## axis_matmul2x2
module axis_matmul2x2(
    input                       clk             ,
    input                       rst             ,
    input                       s_axis_tvalid   ,
    input     [31 : 0]          s_axis_tdata    ,
    input                       s_axis_tlast    ,
    output                      s_axis_tready   ,
    output                      m_axis_tvalid   ,
    output    [31 : 0]          m_axis_tdata    ,
    output                      m_axis_tlast    ,
    input                       m_axis_tready   
);
    wire [3:0]  io_in_a_0;
    wire [3:0]  io_in_a_1;
    wire [3:0]  io_in_b_0;
    wire [3:0]  io_in_b_1;
    wire [15:0] io_out_c_0;
    wire [15:0] io_out_c_1;
    assign io_in_a_0 = s_axis_tdata[00+:4];
    assign io_in_a_1 = s_axis_tdata[08+:4];
    assign io_in_b_0 = s_axis_tdata[16+:4];
    assign io_in_b_1 = s_axis_tdata[24+:4];
    assign m_axis_tdata = {io_out_c_1,io_out_c_0};
    assign m_axis_tlast = m_axis_tvalid;
    top u_top(
        .clock        (clk              ),
        .reset        (rst              ),
        .io_in_valid  (s_axis_tvalid    ),
        .io_out_ready (s_axis_tready    ),
        .io_in_a_0    (io_in_a_0        ),
        .io_in_a_1    (io_in_a_1        ),
        .io_in_b_0    (io_in_b_0        ),
        .io_in_b_1    (io_in_b_1        ),
        .io_in_c_0    (16'b0            ),
        .io_in_c_1    (16'b0            ),
        .io_out_valid (m_axis_tvalid    ),
  ...
Size in the first run: roughly 290 flip-flops, roughly 72 I/O pins, ~14000 µm² of cells after synthesis.
==> flow/config.mk <==
export PLATFORM = sky130hd
export DESIGN_NAME = axis_matmul2x2
export DESIGN_NICKNAME = axis_matmul2x2
export VERILOG_FILES = /design/flow/design.v
export SDC_FILE = /design/flow/constraint.sdc
export NUM_CORES = 4
export LEC_CHECK = 0
export ABC_AREA = 1
export CAP_MARGIN = 0
export CORE_MARGIN = 2
export CORE_UTILIZATION = 72
export CTS_CLUSTER_DIAMETER = 209
export SETUP_SLACK_MARGIN = -0.43
export SLEW_MARGIN = 20
==> flow/constraint.sdc <==
create_clock -name core_clock -period 4.56 [get_ports {clk}]
set_input_delay 0.9120 -clock core_clock [delete_from_list [all_inputs] [get_ports {clk}]]
set_output_delay 0.9120 -clock core_clock [all_outputs]
set_load 0.01 [all_outputs]
run.sh (not shown) runs the stock make flow with config.mk's settings and CLKGATE_MAP_FILE=.
The first run completed, yet does not pass: setup timing.
Change:
ABC_AREA = not set   (was 1)
CAP_MARGIN = 20   (was 0)
CTS_CLUSTER_DIAMETER = not set   (was 209)
SETUP_SLACK_MARGIN = not set   (was -0.43)
clock period = 9.59 ns   (was 4.56 ns; I/O delays follow)
Result: This time the run completed without violations; hold slack hardly moves; clock-buffer cell count falls by 6; fmax is lower by 11%; setup slack improved by 4200 ps; final area came out lower by 1.3%; non-clock buffer count came out lower by 29; final cell count fell by 11%; core utilization came out lower by 2.2 points.

* * *

Setup of v11:
Starting RTL as in the previous note.
export LEC_CHECK = 0
export ABC_AREA = 1
export CAP_MARGIN = 20
export CORE_MARGIN = 7
export CORE_UTILIZATION = 40
export CTS_CLUSTER_SIZE = 35
export HOLD_SLACK_MARGIN = 0.07
export SLEW_MARGIN = 10
create_clock -name core_clock -period 6.48 [get_ports {clk}]
[inputs] v6 vs v11
Settings: CORE_UTILIZATION: 40 -> 52; CELL_PAD_IN_SITES_GLOBAL_PLACEMENT: unset -> 3; CORE_ASPECT_RATIO: unset -> 1.29; SETUP_SLACK_MARGIN: unset -> -0.44; CTS_CLUSTER_DIAMETER: unset -> 57; ABC_AREA: 1 -> 0.
==> results <==
- Stage in which a tool error killed v6: global placement without I/O.
- On average size of a mapped cell: between v6 and v11, it ends up lower for v11.
- Number of cells produced by synthesis sits lower in v6 than in v11.
- Per the comparison of v6 with v11, cell count in the Yosys report -201, floorplan die area -about 20%, cell area after synthesis +about 2.4%, Yosys chip area +330 sq um, pre-placement core utilization +13 points.
- Die span in y, v6 and v11: larger value in v6
### v6 -> v42
Settings: a change of CELL_PAD_IN_SITES_GLOBAL_PLACEMENT from 3 to 1; a deleted SETUP_SLACK_MARGIN that had been -0.44; a change of CTS_CLUSTER_SIZE from 35 to 22; an added PLACE_DENSITY of 0.47; an added CELL_PAD_IN_SITES_DETAIL_PLACEMENT of 2; an added MIN_ROUTING_LAYER of met2; a change of the clock period (ns, I/O delays scaled along) from 6.48 to 10.0.
Notes after the runs:
- clock tree synthesis: v42 exited with error
- Reported for v6 and v42, chip height turned out identical to the last digit.
- From v6 to v42 the numbers moved as follows: simple-gate share of the synthesized area ~0 delta, mapped cell area ~0 delta, gate count after technology mapping ~0 delta, mean post-synth cell area ~0 delta, compound-cell area share of the yosys netlist ~0 delta.
Changes in v23 relative to v42:
Settings: CTS_CLUSTER_SIZE removed (was 22); CELL_PAD_IN_SITES_DETAIL_PLACEMENT removed (was 2); CORE_MARGIN changed from 7 to 2; CORE_UTILIZATION changed from 52 to 41; MIN_ROUTING_LAYER removed (was met2); CORE_ASPECT_RATIO removed (was 1.29); PLACE_DENSITY removed (was 0.47); CTS_CLUSTER_DIAMETER removed (was 57); HOLD_SLACK_MARGIN removed (was 0.07); ABC_AREA removed (was 0); CELL_PAD_IN_SITES_GLOBAL_PLACEMENT removed (was 1); SLEW_MARGIN changed from 10 to 20; the clock period (ns, I/O delays scaled along) changed from 10.0 to 7.16.
- v23 vs. v42: total die size has increased; share of the synthesized netlist area taken by xor and xnor gates has remained practically unchanged.
- Max cell area reported after detailed placement across v23 and v42: v23
- As far as count of flip-flops with a built-in enable after synthesis goes, v23 and v42 are indistinguishable; the numbers are identical.
- Every run in v23 and v42 closed cleanly, with the single exception of v42.
- v42 | ERROR | clock tree synthesis
- In v23, area of the core is higher than in v42.
### v23 -> v37
Settings: CORE_UTILIZATION: 41 -> 68; the clock period (ns, I/O delays scaled along): 7.16 -> 5.81.
==> results <==
Although it ran to completion, v37 produced a layout that fails the final checks because of negative setup slack. v23 has a higher count of clock buffers in the final design than v37. Status: clock input transition at the sequential cells of the worst setup and hold paths parity (v37, v23). v23 reports its capturing element of the worst setup path as u_top.sa.sa_1_1.c_reg[15] while v37 reports u_top.sa.sa_1_0.c_reg[15]. [compare] base=v23 new=v37: final layout net count rose 0.37%, sequential power now larger. Post-cts repair resize count on v37 is up relative to v23. Of v23 and v37, the run reporting the higher total non-filler cell area in the finished layout was v37. Post-detailed-route wirelength per cell grows by more than 10% when moving from v23 to v37. Against v23, maximum operating frequency in v37 rose by a little under 10%.
--- input diff v37..v51 ---
Settings: CORE_UTILIZATION: 68 -> 40; the clock period (ns, I/O delays scaled along): 5.81 -> 7.65.
### Flow results
- v51 went all the way through the flow, and no timing, DRC or antenna check failed.
- Diff v37..v51 | synthesized cell count | unchanged
- Looking at start point of the critical path, the u_top.sa.sa_0_0.mac.mul.pp_generator.sign_com[2] result is from v51; the u_top.sa.sa_1_0.mac.mul.pp_generator.pp_0[2] one comes from v37.
- The final reports for v51 and v37 show net switching component of the power lower in the former.
- v51: first-pass GRT wire length is 2.0% lower than what v37 reported.
- Relative to v37, number of cells on the critical path decreased by 3 in v51.
- Compared with v37, v51 instantiates a larger number of standard cells.
- Changes observed in v51 relative to v37: die area went up by 15000 sq um; global-route met3 utilization decreased by 2.1 points relative to the old numbers.
Power figures rest on the tool's default switching activity, not on a simulated workload.
